Design vedic_mult8_reg, start of the top module:
module vedic_mult8_reg (
  input  wire        clk,
  input  wire [7:0]  a,
  input  wire [7:0]  b,
  output reg  [15:0] p
);
  reg  [7:0]  a_q, b_q;
  wire [15:0] prod;
  bit_8_vedic u_mult (.in1(a_q), .in2(b_q), .out(prod));
  always @(posedge clk) begin
    a_q <= a;
    b_q <= b;
    p   <= prod;
  end
endmodule
For scale: roughly 32 flip-flops, ~33 I/O pins, roughly 3200 µm² of cells after synthesis.
Settings: LEC_CHECK=0, CAP_MARGIN=5, CORE_ASPECT_RATIO=1.84, CORE_MARGIN=4, CORE_UTILIZATION=17, CTS_CLUSTER_DIAMETER=278, CTS_CLUSTER_SIZE=76, GPL_ROUTABILITY_DRIVEN=1, GPL_TIMING_DRIVEN=0, HOLD_SLACK_MARGIN=0.04, MAX_ROUTING_LAYER=met4, MIN_ROUTING_LAYER=met2, SETUP_SLACK_MARGIN=0.57, SLEW_MARGIN=20; clock period 4.47 ns.
run.sh (not shown) runs the stock make flow with config.mk's settings and CLKGATE_MAP_FILE=.
The first run reached the layout checks and failed them: negative setup slack.
Then changed:
Settings changed: ABC_AREA from default to 1, CAP_MARGIN 5 to 20, CORE_ASPECT_RATIO 1.84 to default, CORE_MARGIN 4 to 2, CORE_UTILIZATION 17 to 40, CTS_CLUSTER_DIAMETER 278 to default, CTS_CLUSTER_SIZE 76 to default, GPL_ROUTABILITY_DRIVEN 1 to 0, HOLD_SLACK_MARGIN 0.04 to default, MAX_ROUTING_LAYER met4 to default, MIN_ROUTING_LAYER met2 to default, SETUP_SLACK_MARGIN 0.57 to default.
Clock period 4.47 ns to 5.1 ns, I/O delays scaled along.
Now the flow finished clean. Sequential share of layout area rises by 1.6 points. Worst setup slack improves by 0.63 ns. Critical path depth is higher by 5. Synthesized area goes up by 5.9%. Global-route usage grows by 2.2 points. Non-clock buffer count goes up by 3. Via count is lower by about 18%. Clock power shrinks by about 30%.
Then changed:
Settings changed: CELL_PAD_IN_SITES_GLOBAL_PLACEMENT from default to 3, CORE_ASPECT_RATIO from default to 1.39, CORE_MARGIN 2 to 7, CTS_CLUSTER_DIAMETER from default to 310, CTS_CLUSTER_SIZE from default to 87, GPL_ROUTABILITY_DRIVEN 0 to default, GPL_TIMING_DRIVEN 0 to default, HOLD_SLACK_MARGIN from default to 0.3, PLACE_DENSITY_LB_ADDON from default to 0.01, SETUP_SLACK_MARGIN from default to -0.26, TNS_END_PERCENT from default to 5.
=> The changed run went through all stages and came out clean; routed wire length grows by 17%; cell area falls by 0.69%; clock-buffer cell count came out lower by 1.
Then changed:
Settings changed: ABC_AREA 1 to default, CELL_PAD_IN_SITES_GLOBAL_PLACEMENT 3 to default, CORE_ASPECT_RATIO 1.39 to default, CORE_MARGIN 7 to 2, CTS_CLUSTER_DIAMETER 310 to default, CTS_CLUSTER_SIZE 87 to default, HOLD_SLACK_MARGIN 0.3 to default, PLACE_DENSITY_LB_ADDON 0.01 to default, SETUP_SLACK_MARGIN -0.26 to default, TNS_END_PERCENT 5 to default.
Clock period 5.1 ns to 4.95 ns, I/O delays scaled along.
Result: Setup slack gets worse by 0.041 ns; total power came out higher by 17%; cell area rises by 5.3%; first-iteration DRC count falls by 46%.


Setup of job 8597:
vedic_mult8_reg again, from the RTL that the note above started with.
clock: 3.42 ns
lec_check: 0
cap_margin: 25
core_margin: 5
core_utilization: 17
cts_cluster_diameter: 278
gpl_routability_driven: 0
gpl_timing_driven: 0
hold_slack_margin: 0.04
max_routing_layer: met4
slew_margin: 20
Job 8597 -> stages 100% | layout checks FAIL | setup timing
Changes in job 9768 relative to job 8597:
- putting CTS_CLUSTER_SIZE at 100 where nothing was set
- clearing HOLD_SLACK_MARGIN, which used to be 0.04
- swapping 25 for 35 in CAP_MARGIN
- putting TNS_END_PERCENT at 35 where nothing was set
- putting ABC_AREA at 1 where nothing was set
- swapping 5 for 7 in CORE_MARGIN
- clearing MAX_ROUTING_LAYER, which used to be met4
- swapping 0 for 1 in GPL_ROUTABILITY_DRIVEN
- swapping 0 for 1 in GPL_TIMING_DRIVEN
- swapping 17 for 30 in CORE_UTILIZATION
Results
- Status job 9768: flow complete, layout not clean - setup timing
- Compared with job 8597, job 9768 has extra setup slack.
- Combinational power share on job 9768 is up relative to job 8597.
- What job 9768 reported for count of cell instances traversed by the critical path has to be multiplied by 0.815 to get the figure for job 8597.
## Diff of input files: job 8215 against job 9768
- a change of CTS_CLUSTER_DIAMETER from 278 to 331
- a change of CAP_MARGIN from 35 to 0
- an added SETUP_SLACK_MARGIN of -0.34
- a change of GPL_TIMING_DRIVEN from 1 to 0
- a change of CORE_UTILIZATION from 30 to 53
| routed wire length | higher: job 9768 |
Summary of the comparison: total power is lower in job 8215, relative to job 9768.
Looking at portion of the layout cell area used by clock cells, job 8215 sits 0.71 points below job 9768.
[compare] base=job 9768 new=job 8215: sequential cell area has increased; final design area excluding fillers saw a decrease.
STATUS run=job 8215 STAGES=ALL_DONE FINAL_CHECKS=FAILED CAUSE=setup timing
Job 8215 ends up with lower area growth from synthesis to layout than job 9768 does.
Power consumed by combinational cells ends up lower on job 8215.
| clock-buffer cell count | job 8215 vs job 9768 | 1 higher |
Combinational fraction of design power: job 8215 vs job 9768, no meaningful difference
[inputs] job 5441 vs job 8215
- CORE_UTILIZATION: 53 -> 62
- CTS_CLUSTER_DIAMETER: 331 -> unset
- ABC_AREA: 1 -> unset
- GPL_TIMING_DRIVEN: 0 -> unset
- CAP_MARGIN: 0 -> 20
- CORE_MARGIN: 7 -> 2
- CTS_CLUSTER_SIZE: 100 -> unset
- SETUP_SLACK_MARGIN: -0.34 -> unset
- GPL_ROUTABILITY_DRIVEN: 1 -> unset
- TNS_END_PERCENT: 35 -> unset
- the clock period (ns, I/O delays scaled along): 3.42 -> 4.58
### Flow results
Each of job 5441 and job 8215 falls short of a clean finish.
STATUS run=job 5441 STAGES=ALL_DONE FINAL_CHECKS=FAILED CAUSE=setup timing
The layout from job 8215, despite a flow that completed every stage, fails the layout checks, with the failing checks listed as setup timing.
Compared with job 8215, in job 5441 depth of the worst hold-timing path went down 2, post-synthesis average cell area went up 1.8 um2.
Job 8215 ended up with more cell instances than job 5441 did.
The fmax of job 5441 is lower than that of job 8215.
After detailed routing, job 8215 needs less wire than job 5441.
Job 5441: area after synthesis is 5.5% lower than what job 8215 reported.
Inputs modified between job 5441 and job 8059:
- CORE_UTILIZATION now 57, was 62
- SETUP_SLACK_MARGIN now 0.9, previously not set
- the clock period (ns, I/O delays scaled along) now 3.41, was 4.58
Findings:
Job 8059: complete, dirty (setup timing)
When the final numbers for job 8059 and job 5441 were put side by side, the core utilization before placement turned out to be smaller in job 8059.
The startpoint of the worst setup timing path comes out a_q[0] in one run and b_q[1] in the other, namely in job 8059 and job 5441 respectively.
Taking job 5441 as the reference, in job 8059 worst hold slack climbed 0.020 ns, vias per cell decreased about 6%.
### job 8059 -> job 3566
- swapping 57 for 72 in CORE_UTILIZATION
- putting CTS_CLUSTER_SIZE at 15 where nothing was set
- swapping 20 for 10 in CAP_MARGIN
- clearing SETUP_SLACK_MARGIN, which used to be 0.9
- swapping 3.41 for 2.54 in the clock period (ns, I/O delays scaled along)
## What came out
- What ended job 3566 was a tool error in 3_5_place_dp; the run never finished.
- Job 8059 -> job 3566: average cell area after synthesis flat
- NOTE: placement row count in job 3566 falls short of that of job 8059
- Of job 8059 and job 3566, the run reporting the lower die width was job 3566.
- Routability-driven placement congestion ratio: job 3566 higher than job 8059
- The final reports for job 3566 and job 8059 show die boundary height lower in the former.
- Looking at effective utilization at floorplan, job 3566 sits 16 points higher than job 8059 does.


job 964:
The RTL this note starts from:
==> flow/design.v <==
module vedic_mult8_reg (
  input  wire        clk,
  input  wire [7:0]  a,
  input  wire [7:0]  b,
  output reg  [15:0] p
);
  reg  [7:0]  a_q, b_q;
  wire [15:0] prod;
  bit_8_vedic u_mult (.in1(a_q), .in2(b_q), .out(prod));
  always @(posedge clk) begin
    a_q <= a;
    b_q <= b;
    p   <= prod;
  end
endmodule

`timescale 1ns / 1ps
module bit_2_vedic(in1,in2,out);
input [1:0] in1,in2;
output [3:0] out;
wire pp1,pp2,pp3,pp4;
assign pp1=in1[0]&in2[0];
assign pp2=in1[1]&in2[0];
assign pp3=in1[0]&in2[1];
assign pp4=in1[1]&in2[1];
assign out=pp1+{pp2,1'b0}+{pp3,1'b0}+{pp4,2'b00};
endmodule
`timescale 1ns / 1ps
module bit_4_vedic(in1,in2,out);
input [3:0] in1,in2;
output [7:0] out;
wire [3:0] pp1,pp2,pp3,pp4;
bit_2_vedic b1(in1[1:0],in2[1:0],pp1);
bit_2_vedic b2(in1[1:0],in2[3:2],pp2);
bit_2_vedic b3(in1[3:2],in2[1:0],pp3);
bit_2_vedic b4(in1[3:2],in2[3:2],pp4);
assign out=pp1+{pp2,2'b00}+{pp3,2'b00}+{pp4,4'b0000};
endmodule
`timescale 1ns / 1ps
module bit_8_vedic(in1,in2,out);
input [7:0] in1,in2;
output [15:0] out;
wire [7:0] pp1,pp2,pp3,pp4;
bit_4_vedic a1(in1[3:0],in2[3:0],pp1);
bit_4_vedic a2(in1[3:0],in2[7:4],pp2);
bit_4_vedic a3(in1[7:4],in2[3:0],pp3);
bit_4_vedic a4(in1[7:4],in2[7:4],pp4);
assign out=pp1+{pp2,4'b0000}+{pp3,4'b0000}+{pp4,8'b00000000};
endmodule
make LEC_CHECK=0 ABC_AREA=1 CAP_MARGIN=20 CORE_MARGIN=9 CORE_UTILIZATION=40 CTS_CLUSTER_DIAMETER=311 GPL_ROUTABILITY_DRIVEN=0 GPL_TIMING_DRIVEN=1 HOLD_SLACK_MARGIN=-0.03 MIN_ROUTING_LAYER=met2 SLEW_MARGIN=20 TNS_END_PERCENT=80 finish   # period 5.1 ns
Job 964: no failed stages, no open violations at the end
[inputs] job 5587 vs job 964
Settings: a deleted CTS_CLUSTER_DIAMETER that had been 311; a deleted ABC_AREA that had been 1; a deleted GPL_TIMING_DRIVEN that had been 1; a change of CORE_MARGIN from 9 to 2; a deleted GPL_ROUTABILITY_DRIVEN that had been 0; an added MAX_ROUTING_LAYER of met4; a deleted HOLD_SLACK_MARGIN that had been -0.03; a change of TNS_END_PERCENT from 80 to 45; a change of the clock period (ns, I/O delays scaled along) from 5.1 to 4.99.
--- outcome ---
- Job 5587 vs. job 964: cell depth of the worst min-delay path went down by 1.
- The lower total power density per cell area of job 5587 and job 964 is in job 964.
- On required arrival time at the worst endpoint: between job 5587 and job 964, it ends up lower for job 5587.
- Going from job 964 to job 5587, final worst-path cycle share now larger; pre-CTS setup slack shows a reduction of 0.13 ns.
Input changes introduced in job 6735 (baseline for comparison: job 5587):
Settings: clearing MIN_ROUTING_LAYER, which used to be met2; putting SETUP_SLACK_MARGIN at -0.32 where nothing was set; clearing TNS_END_PERCENT, which used to be 45; swapping 40 for 68 in CORE_UTILIZATION; clearing MAX_ROUTING_LAYER, which used to be met4; swapping 4.99 for 4.7 in the clock period (ns, I/O delays scaled along).
Notes after the runs:
- Complete run, failing final checks: job 6735, reason setup timing.
- As of job 6735, layout filler cell count had fallen by more than half compared to job 5587.
- In job 6735 the sequential power turned out about 7% higher than in job 5587.
- Summary of job 6735 over job 5587: number of cells traversed by the worst register-to-register path saw a decrease, combined buffer and inverter count along the critical path saw a decrease, top fanout value on the critical path saw little to no change.
Inputs modified between job 6735 and job 2431:
Settings: SETUP_SLACK_MARGIN: -0.32 -> unset; CORE_UTILIZATION: 68 -> 40; the clock period (ns, I/O delays scaled along): 4.7 -> 5.1.
Findings:
Against job 6735, wire length reported by the detailed router in job 2431 came out better.
Job 2431 went all the way through the flow, and no timing, DRC or antenna check failed.
From job 6735 to job 2431 the numbers moved as follows: met3 track demand over resource fell 3.5 points, total power after layout dropped 0.23 mW, power drawn by the clock network now smaller.
In the tables for job 6735 and job 2431, synthesis-to-finish area growth reads higher with job 6735.
Power and IR drop assume default switching activity.
